Setup of red:
==> flow/design.v (excerpt) <==
module cordic # (
    DATA_WIDTH = 12
)
(
    input clock,
    input reset,    
    output signed [DATA_WIDTH:0] sine,
    output signed [DATA_WIDTH:0] cosine
);
Settings: LEC_CHECK=0, ABC_AREA=0, CAP_MARGIN=15, CELL_PAD_IN_SITES_GLOBAL_PLACEMENT=0, CORE_ASPECT_RATIO=1.15, CORE_MARGIN=2, CORE_UTILIZATION=70, CTS_CLUSTER_SIZE=37, GPL_ROUTABILITY_DRIVEN=1, GPL_TIMING_DRIVEN=1, HOLD_SLACK_MARGIN=-0.07, MAX_ROUTING_LAYER=met4, MIN_ROUTING_LAYER=met1, SETUP_SLACK_MARGIN=0.32, SLEW_MARGIN=20; clock period 2.55 ns.
run.sh (not shown) runs the stock make flow with config.mk's settings and CLKGATE_MAP_FILE=.
The log for red ends in global routing with error ODB-0269, so the run never completed.
--- input diff red..blue ---
Settings: HOLD_SLACK_MARGIN no longer set, was -0.07; CORE_ASPECT_RATIO no longer set, was 1.15; GPL_TIMING_DRIVEN no longer set, was 1; ABC_AREA no longer set, was 0; GPL_ROUTABILITY_DRIVEN no longer set, was 1; CTS_CLUSTER_SIZE no longer set, was 37; MIN_ROUTING_LAYER no longer set, was met1; SETUP_SLACK_MARGIN no longer set, was 0.32; CORE_UTILIZATION now 72, was 70; CELL_PAD_IN_SITES_GLOBAL_PLACEMENT no longer set, was 0; CAP_MARGIN now 20, was 15; MAX_ROUTING_LAYER no longer set, was met4; the clock period (ns, I/O delays scaled along) now 2.6, was 2.55.
--- outcome ---
To summarise blue: no stage aborted, but the layout did not pass its checks, failing on negative setup slack. Relative to red, pre-CTS setup slack increased by 0.0068 ns in blue. Lower final HPWL from detailed placement among blue and red: blue. Comparing blue and red, the lower height of the die was measured on blue. The number of buffers inserted during clock tree synthesis number comes out lower for red vs blue. Looking at chip width, blue sits 5.6% higher than red does. In the flow results for blue and red, the die area is larger on red. Summary of blue over red: floorplan row count moved down; clock net sink count essentially unchanged; count of instances resized after the clock tree is built went down by 91%; core utilization at floorplan higher; cell area after synthesis flat.

* * *

The RTL this note starts from:
==> flow/design.v <==
`timescale 1ns / 1ps
module rotator # (
    DATA_WIDTH = 12,
    ANGLE_WIDTH = 16,
    ITERATION = 0,
    TAN_ANGLE = 0
)
(
    input clock, 
    input reset,
    input [1:0] quarter_in,
    input signed [DATA_WIDTH:0] x_in,
    input signed [DATA_WIDTH:0] y_in,
    input signed [ANGLE_WIDTH:0] z_in,
    output [1:0] quarter_out,
    output signed [DATA_WIDTH:0] x_out,
    output signed [DATA_WIDTH:0] y_out,
    output signed [ANGLE_WIDTH:0] z_out
);
    function signed [DATA_WIDTH:0] shift_register(
        input signed [DATA_WIDTH:0] register, 
        input integer n
    );
        integer i;
        begin
            shift_register = register;
            for (i = 0; i < n; i++) begin
                shift_register = {register[DATA_WIDTH], shift_register[DATA_WIDTH:1]};
            end
        end
    endfunction
    logic signed [DATA_WIDTH:0] Xd, Yd;
    assign Xd = shift_register(x_in, ITERATION);
    assign Yd = shift_register(y_in, ITERATION);   
    logic signed [DATA_WIDTH:0] X, Y; 
    logic signed [ANGLE_WIDTH:0] Z; 
    logic [1:0] Q;
    always_ff @(posedge clock) begin
        Q <= quarter_in;
        if (z_in < 0) begin
            X <= x_in + Yd;
            Y <= y_in - Xd;
            Z <= z_in + TAN_ANGLE;
        end
        else begin
            X <= x_in - Yd;
            Y <= y_in + Xd;
            Z <= z_in - TAN_ANGLE;
        end   
    end    
    assign x_out = X;
    assign y_out = Y;
    assign z_out = Z;    
    assign quarter_out = Q;
endmodule
`timescale 1ns / 1ps
module cordic_chain #(
    DATA_WIDTH = 12,
    ANGLE_WIDTH = 16,
    ITERATIONS = 16
)
(
    input clock,
    input reset,
    input [1:0] quarter_in,
    input signed [DATA_WIDTH:0] x_in,
    input signed [DATA_WIDTH:0] y_in,
    input signed [DATA_WIDTH:0] angle_in,
    output signed [DATA_WIDTH:0] x_out,
    output signed [DATA_WIDTH:0] y_out, 
    output [1:0] quarter_out 
 );
    logic [1:0] quarters [ITERATIONS:0];
    logic signed [DATA_WIDTH:0] xs [ITERATIONS:0];
    logic signed [DATA_WIDTH:0] ys [ITERATIONS:0];
    logic signed [ANGLE_WIDTH:0] zs [ITERATIONS:0];   
    assign quarters[0] = quarter_in;
    assign xs[0] = x_in;
    assign ys[0] = y_in;
    assign zs[0] = {1'b0, angle_in[DATA_WIDTH-1:0], 4'b0000};
    function [ANGLE_WIDTH:0] tan_angle; 
        input [3:0] iteration;
        begin
            case (iteration)
            4'b0000: tan_angle = 17'd25736;  
            4'b0001: tan_angle = 17'd15192;  
            4'b0010: tan_angle = 17'd8028;  
            4'b0011: tan_angle = 17'd4074;  
            4'b0100: tan_angle = 17'd2045;  
            4'b0101: tan_angle = 17'd1024;  
            4'b0110: tan_angle = 17'd512;  
            4'b0111: tan_angle = 17'd256;  
            4'b1000: tan_angle = 17'd128;  
            4'b1001: tan_angle = 17'd64;  
            4'b1010: tan_angle = 17'd32;  
            4'b1011: tan_angle = 17'd16;  
            4'b1100: tan_angle = 17'd8;  
            4'b1101: tan_angle = 17'd4;  
            4'b1110: tan_angle = 17'd2;  
            4'b1111: tan_angle = 17'd1;  
            endcase
        end
    endfunction
    genvar i;
    generate 
    for (i = 0; i < ITERATIONS; i++) begin
        rotator # (
            .DATA_WIDTH(DATA_WIDTH),
            .ANGLE_WIDTH(ANGLE_WIDTH),
            .ITERATION(i),
            .TAN_ANGLE(tan_angle(i))
        ) rotator_dut (
            .clock(clock),
            .reset(reset),
            .quarter_in(quarters[i]),
            .x_in(xs[i]),
            .y_in(ys[i]),
            .z_in(zs[i]),
            .quarter_out(quarters[i+1]),
            .x_out(xs[i+1]),
            .y_out(ys[i+1]),
            .z_out(zs[i+1])        
        );   
    end
    endgenerate
    assign x_out = xs[ITERATIONS];
    assign y_out = ys[ITERATIONS];
    assign quarter_out = quarters[ITERATIONS];
endmodule
`timescale 1ns / 1ps
module quarter_selector # (
    DATA_WIDTH = 12
)
(
    input clock, 
    input reset,
    input [1:0] quarter,
    input signed [DATA_WIDTH:0] x_in,
    input signed [DATA_WIDTH:0] y_in,
    output signed [DATA_WIDTH:0] x_out,
    output signed [DATA_WIDTH:0] y_out
);
logic [DATA_WIDTH:0] x_up, x_down;
logic [DATA_WIDTH:0] y_up, y_down;
assign x_up = x_in + 13'h800;
assign x_down = 13'h800 - x_in;
assign y_up = y_in + 13'h800;
assign y_down = 13'h800 - y_in;
logic [DATA_WIDTH:0] X, Y;
always_ff @(posedge clock) begin
    if (reset) begin
        X <= '0;
        Y <= '0;    
    end
    else begin
        case (quarter)
            2'b00: begin
                X <= x_up;
                Y <= y_up; 
            end
            2'b01: begin
                X <= x_down;
                Y <= y_up;                        
            end
            2'b10: begin
                X <= x_down;
                Y <= y_down;                                    
            end
            2'b11: begin
                X <= x_up;
                Y <= y_down;                                               
            end
        endcase    
    end
end
assign x_out = X;
assign y_out = Y;
endmodule
`timescale 1ns / 1ps
module phase_controller # (
    PHASE_WIDTH = 13
) 
(
    input clock, 
    input reset,
    output [PHASE_WIDTH-1:0] phase,
    output [1:0] quadrant   
);
localparam frequence_fraction = 8'd56;
localparam frequence_reverse_fraction = 8'd100 - frequence_fraction;
localparam phase_90 = 13'd3216;
localparam base_step = 2'd1;
localparam extended_step = 2'd2;
typedef enum logic [1:0] {
    QUADRANT_I, 
    QUADRANT_II,
    QUADRANT_III,
    QUADRANT_IV
} quadrant_state;
logic [PHASE_WIDTH-1:0] phase_out;
logic inc_en; 
logic counter_reset;
logic [15:0] counter;
always_ff @(posedge clock) begin
    if (reset) begin
        counter <= '0;
        inc_en <= '0;
    end
    else if (counter_reset) begin
        counter <= '0;
    end
    else begin
        if (counter >= 8'd100) begin
            inc_en <= '1;
            counter <= counter - frequence_reverse_fraction;
        end
        else begin
            inc_en <= '0;
            counter <= counter + frequence_fraction;
        end
    end
end
quadrant_state quadrant_out;
logic [15:0] angle_counter;
assign quadrant = quadrant_out;
assign phase = phase_out;
always_ff @(posedge clock) begin
    if (reset) begin
        quadrant_out <= QUADRANT_I;
        phase_out <= '0;
        angle_counter <= '0;
    end
    else case (quadrant_out)
        QUADRANT_I: begin
            if (angle_counter >= phase_90) begin
                quadrant_out <= QUADRANT_II;
                angle_counter <= '0;                
            end
            else begin
                if (inc_en) begin
                    phase_out <= phase_out + extended_step;
                    angle_counter <= angle_counter + extended_step;
                end
                else begin
                    phase_out <= phase_out + base_step;
                    angle_counter <= angle_counter + base_step;
                end
            end
        end
        QUADRANT_II: begin
            if (angle_counter >= phase_90) begin
                quadrant_out <= QUADRANT_III;
                angle_counter <= '0;                
            end
            else begin
                if (inc_en) begin
                    phase_out <= phase_out - extended_step;
                    angle_counter <= angle_counter + extended_step;
                end
                else begin
                    phase_out <= phase_out - base_step;
                    angle_counter <= angle_counter + base_step;
                end
            end           
        end
        QUADRANT_III: begin
            if (angle_counter >= phase_90) begin
                quadrant_out <= QUADRANT_IV;
                angle_counter <= '0;                
            end
            else begin
                if (inc_en) begin
                    phase_out <= phase_out + extended_step;
                    angle_counter <= angle_counter + extended_step;
                end
                else begin
                    phase_out <= phase_out + base_step;
                    angle_counter <= angle_counter + base_step;
                end
            end        
        end
        QUADRANT_IV: begin
            if (angle_counter >= phase_90) begin
                quadrant_out <= QUADRANT_I;
                angle_counter <= '0;                
            end
            else begin
                if (inc_en) begin
                    phase_out <= phase_out - extended_step;
                    angle_counter <= angle_counter + extended_step;
                end
                else begin
                    phase_out <= phase_out - base_step;
                    angle_counter <= angle_counter + base_step;
                end
            end                                 
        end
    endcase
end
always_ff @(posedge clock) begin
    if (reset) begin
        counter_reset <= '0;
    end
    else if (angle_counter >= phase_90) begin
        counter_reset <= '1;
    end
    else begin
        counter_reset <= '0;
    end
end
endmodule
`timescale 1ns / 1ps
module cordic # (
    DATA_WIDTH = 12
)
(
    input clock,
    input reset,    
    output signed [DATA_WIDTH:0] sine,
    output signed [DATA_WIDTH:0] cosine
);
    localparam A = 16'h04DB;  
    logic [DATA_WIDTH:0] phase;
    logic [1:0] quarter;
    logic signed [DATA_WIDTH:0] x0;
    logic signed [DATA_WIDTH:0] y0;
    assign x0 = A;
    assign y0 = '0;
    phase_controller # (
        .PHASE_WIDTH(13)
    ) phase_controller_dut (
        .clock(clock),
        .reset(reset),
        .phase(phase),
        .quadrant(quarter)
    );
    logic signed [DATA_WIDTH:0] x_out;
    logic signed [DATA_WIDTH:0] y_out;
    logic [1:0] quarter_out;
    cordic_chain # (
        .DATA_WIDTH(12),
        .ANGLE_WIDTH(16),
        .ITERATIONS(16)
    ) cordic_chain_dut (
        .clock(clock),
        .reset(reset),
        .quarter_in(quarter),
        .x_in(x0),
        .y_in(y0),
        .angle_in(phase),        
        .x_out(x_out),
        .y_out(y_out),
        .quarter_out(quarter_out)        
    );
    quarter_selector # (
        .DATA_WIDTH(12)
    ) quarter_selector_dut (
        .clock(clock),
        .reset(reset),
        .quarter(quarter_out),
        .x_in(x_out),
        .y_in(y_out),
        .x_out(cosine),
        .y_out(sine)
    );
endmodule
export LEC_CHECK = 0
export ABC_AREA = 1
export CAP_MARGIN = 15
export CELL_PAD_IN_SITES_GLOBAL_PLACEMENT = 0
export CORE_MARGIN = 2
export CORE_UTILIZATION = 70
export GPL_ROUTABILITY_DRIVEN = 1
export GPL_TIMING_DRIVEN = 1
export HOLD_SLACK_MARGIN = -0.07
export MAX_ROUTING_LAYER = met4
export MIN_ROUTING_LAYER = met1
export SETUP_SLACK_MARGIN = 0.32
export SLEW_MARGIN = 20
create_clock -name core_clock -period 2.55 [get_ports {clock}]
The starting point finished clean.
Rerun with:
- ABC_AREA: 1 -> 0
- SETUP_SLACK_MARGIN: 0.32 -> 0.76
With this change the flow finished but fails on capacitance limit, slew limit, setup timing.
Final cell count went down by a few percent.
Maximum frequency went down by well over a third.
Worst setup slack is worse by 1.9 ns.
Count of clock-buffer cells in the layout went down by 4.
Register-to-register slack is worse by 1.9 ns.
Rerun with:
- CTS_CLUSTER_SIZE: unset -> 20
- SETUP_SLACK_MARGIN: 0.76 -> 0.32
This time the run did not get past 5_1_grt with ODB-0269.
Synthesized area does not change.
Die area does not change.
Synthesized cell count does not change.
Rerun with:
- ABC_AREA: 0 -> 1
- CORE_MARGIN: 2 -> 9
- CORE_UTILIZATION: 70 -> 71
- CTS_CLUSTER_SIZE: 20 -> 40
- HOLD_SLACK_MARGIN: -0.07 -> 0.29
- PLACE_DENSITY_LB_ADDON: unset -> 0.02
- clock period: 2.55 -> 3.12 ns (I/O delays scaled with it)
The changed run passed the timing, DRC and antenna checks.
Area after synthesis came out higher by 1.7%.
Synthesized cell count increases by about 16%.
Die area went up by about 12%.
Rerun with:
- CORE_MARGIN: 9 -> 2
- CORE_UTILIZATION: 71 -> 70
- CTS_CLUSTER_SIZE: 40 -> unset
- PLACE_DENSITY_LB_ADDON: 0.02 -> unset
- SETUP_SLACK_MARGIN: 0.32 -> -0.13
- clock period: 3.12 -> 2.06 ns (I/O delays scaled with it)
After rerunning: The new run finished but failed the layout checks on setup timing; maximum frequency falls by about a fifth; global-route usage increases by 8.3 points; clock skew rises by 0.031 ns; clock-buffer cell count drops by 7; first-iteration DRC count rose to 2.6 times its value.
